## cpu_core
module cpu_core(
    input clk,
    input rst,
	 output [5:0] pc_out,
	 input [15:0] instr_out,
	 input [15:0] mem_Data_in,
	 output mem_wr,
	 output mem_rd,
	 output [15:0] reg_Data_2,
	 output [5:0] data_mem_address
    );
For scale: roughly 3600 cells after synthesis, ~64 I/O pins, roughly 0.023 mm² of cells after synthesis.
make LEC_CHECK=0 ABC_AREA=1 CAP_MARGIN=20 CORE_MARGIN=2 CORE_UTILIZATION=71 CTS_CLUSTER_DIAMETER=99 CTS_CLUSTER_SIZE=31 GPL_ROUTABILITY_DRIVEN=0 MAX_ROUTING_LAYER=met4 PLACE_DENSITY_LB_ADDON=0.11 SLEW_MARGIN=20 finish   # period 7.05 ns
run.sh (not shown) runs the stock make flow with config.mk's settings and CLKGATE_MAP_FILE=.
The first run died in 5_1_grt.
Rerun with:
==> flow/config.mk (replaced) <==
export PLATFORM = sky130hd
export DESIGN_NAME = cpu_core
export DESIGN_NICKNAME = cpu_core
export VERILOG_FILES = /design/flow/design.v
export SDC_FILE = /design/flow/constraint.sdc
export NUM_CORES = 4
export LEC_CHECK = 0
export ABC_AREA = 1
export CAP_MARGIN = 20
export CORE_MARGIN = 2
export CORE_UTILIZATION = 69
export CTS_CLUSTER_SIZE = 99
export PLACE_DENSITY = 0.37
export SLEW_MARGIN = 20
export TNS_END_PERCENT = 10
==> flow/constraint.sdc (replaced) <==
create_clock -name core_clock -period 9.14 [get_ports {clk}]
set_input_delay 1.8280 -clock core_clock [delete_from_list [all_inputs] [get_ports {clk}]]
set_output_delay 1.8280 -clock core_clock [all_outputs]
set_load 0.01 [all_outputs]
Outcome: The new run finished with negative setup slack left; die size is higher by 2.8%; area after synthesis stays the same; synthesized cell count stays the same.
Rerun with:
==> flow/config.mk (replaced) <==
export PLATFORM = sky130hd
export DESIGN_NAME = cpu_core
export DESIGN_NICKNAME = cpu_core
export VERILOG_FILES = /design/flow/design.v
export SDC_FILE = /design/flow/constraint.sdc
export NUM_CORES = 4
export LEC_CHECK = 0
export CAP_MARGIN = 20
export CORE_MARGIN = 2
export CORE_UTILIZATION = 9
export SLEW_MARGIN = 20
==> flow/constraint.sdc (replaced) <==
create_clock -name core_clock -period 16.8 [get_ports {clk}]
set_input_delay 3.3600 -clock core_clock [delete_from_list [all_inputs] [get_ports {clk}]]
set_output_delay 3.3600 -clock core_clock [all_outputs]
set_load 0.01 [all_outputs]
Effect:
- The changed run completed with no timing, DRC or antenna violations
- combinational power came out lower by 35%
- register-to-register slack gets better by 6.3 ns
- first-iteration DRC count came out lower by 44%
- design area came out higher by 3.0%
- via count came out lower by 23%
- hold slack gets better by 0.0052 ns
- power came out lower by 37%
- routed wire length came out higher by 14%
- utilization came out lower by 72 points
Rerun with:
--- a/flow/config.mk
+++ b/flow/config.mk
@@ -8,4 +8,6 @@
 export CAP_MARGIN = 20
 export CORE_MARGIN = 2
-export CORE_UTILIZATION = 9
+export CORE_UTILIZATION = 68
+export CTS_CLUSTER_DIAMETER = 29
+export SETUP_SLACK_MARGIN = -0.55
 export SLEW_MARGIN = 20
==> flow/constraint.sdc (replaced) <==
create_clock -name core_clock -period 7.47 [get_ports {clk}]
set_input_delay 1.4940 -clock core_clock [delete_from_list [all_inputs] [get_ports {clk}]]
set_output_delay 1.4940 -clock core_clock [all_outputs]
set_load 0.01 [all_outputs]
Result: With this change the flow did not get past 5_1_grt with GRT-0232; synthesized cell count is unchanged; die size goes down by 86%; synthesized area is unchanged.

========
Setup of run A:
cpu_core again, from the RTL that the note above started with.
make LEC_CHECK=0 ABC_AREA=1 CAP_MARGIN=20 CORE_MARGIN=2 CORE_UTILIZATION=70 CTS_CLUSTER_DIAMETER=259 CTS_CLUSTER_SIZE=32 HOLD_SLACK_MARGIN=0.29 SETUP_SLACK_MARGIN=-0.68 SLEW_MARGIN=20 finish   # period 7.38 ns
global routing: run A exited with error
Relative to run A, the following input files were edited for run B:
- SETUP_SLACK_MARGIN now 2.12, was -0.68
- CORE_UTILIZATION now 64, was 70
- ABC_AREA no longer set, was 1
- CTS_CLUSTER_DIAMETER no longer set, was 259
- HOLD_SLACK_MARGIN no longer set, was 0.29
- CTS_CLUSTER_SIZE no longer set, was 32
- the clock period (ns, I/O delays scaled along) now 8.03, was 7.38
--- outcome ---
- Seen in the log of run A: GRT-0232 during global routing, after which the run never completed.
- global routing: run B exited with error
- For the number of cell rows, run B came in 3 higher than run A did.
- Changes observed in run B relative to run A: proportion of synthesized chip area in sequential cells picked up an extra 0.40 points; number of buffers inserted by hold repair at cts neither gained nor lost much.
- Summary of the comparison: cell resize tally after clock tree synthesis is higher in run B, relative to run A.
- In run B, area fraction in compound gates is higher than in run A.
- The die size in run B was higher than what run A gave.
- Gate count after technology mapping: higher on run A
- Lower worst slack at placement among run A and run B: run A
- Summary — average instance area after synthesis, run B relative to run A: higher, by 36%.
- Re yosys-reported design area after synthesis: run B is about 1.4% down on run A.
Modified inputs, run C compared to run B
- CORE_UTILIZATION now 65, was 64
- SETUP_SLACK_MARGIN now -0.56, was 2.12
- the clock period (ns, I/O delays scaled along) now 8.67, was 8.03
==> comparison <==
- Ran to the end and failed final checks on negative setup slack: run C.
- Compared run C vs run B, and initial core utilization is up in run C.
- Run C vs. run B: die area -about 1.5%, number of top-level design ports comparable, total placed cells including tap cells shows a reduction of 27.
- Comparing run B against run C, there is no change at all in synthesized area.
Modified inputs, run D compared to run C
- changing CORE_UTILIZATION from 65 to 26
- removing SETUP_SLACK_MARGIN (formerly -0.56)
- changing the clock period (ns, I/O delays scaled along) from 8.67 to 10.9
Results
NOTE: cell area in run D falls short of that of run C
Diff run D..run C | number of stages on the worst hold path | unchanged
The leakage power number comes out lower for run D vs run C.
In run D relative to run C, well-tap cell count had gone up by more than 100%.
Critical path depth delta for run D relative to run C: about 4.3% higher
Non-clock buffer total of the final layout ends up higher on run C.
Run D consumes less power than run C does.
Of the two values seen for launch point of the critical path, instr_out[4] was produced by run D and instr_out[6] by run C.
Status for run C and run D: clean finish in run D only
Modified inputs, run E compared to run D
- CTS_CLUSTER_SIZE newly set to 31
- CTS_CLUSTER_DIAMETER newly set to 201
- CORE_UTILIZATION changed from 26 to 72
- SETUP_SLACK_MARGIN newly set to -0.56
- the clock period (ns, I/O delays scaled along) changed from 10.9 to 7.51
## What came out
Flip-flop and latch count after synthesis came out exactly the same in run E and run D. From run D to run E, number of buffers inserted for hold repair after clock tree synthesis did not move at all. Count of standard-cell rows went down by more than a quarter going from run D to run E. Reported for run E and run D, number of nets produced by synthesis turned out identical to the last digit. Run E: it failed during global routing, and the tool reported GRT-0232. Going from run D to run E, yosys synthesis chip area saw little to no change, half-perimeter wire length after placement down 5800 um, synthesized area per cell did not really move. Run E gives less die size than run D did.
Power is estimated from default activity; no workload was simulated.
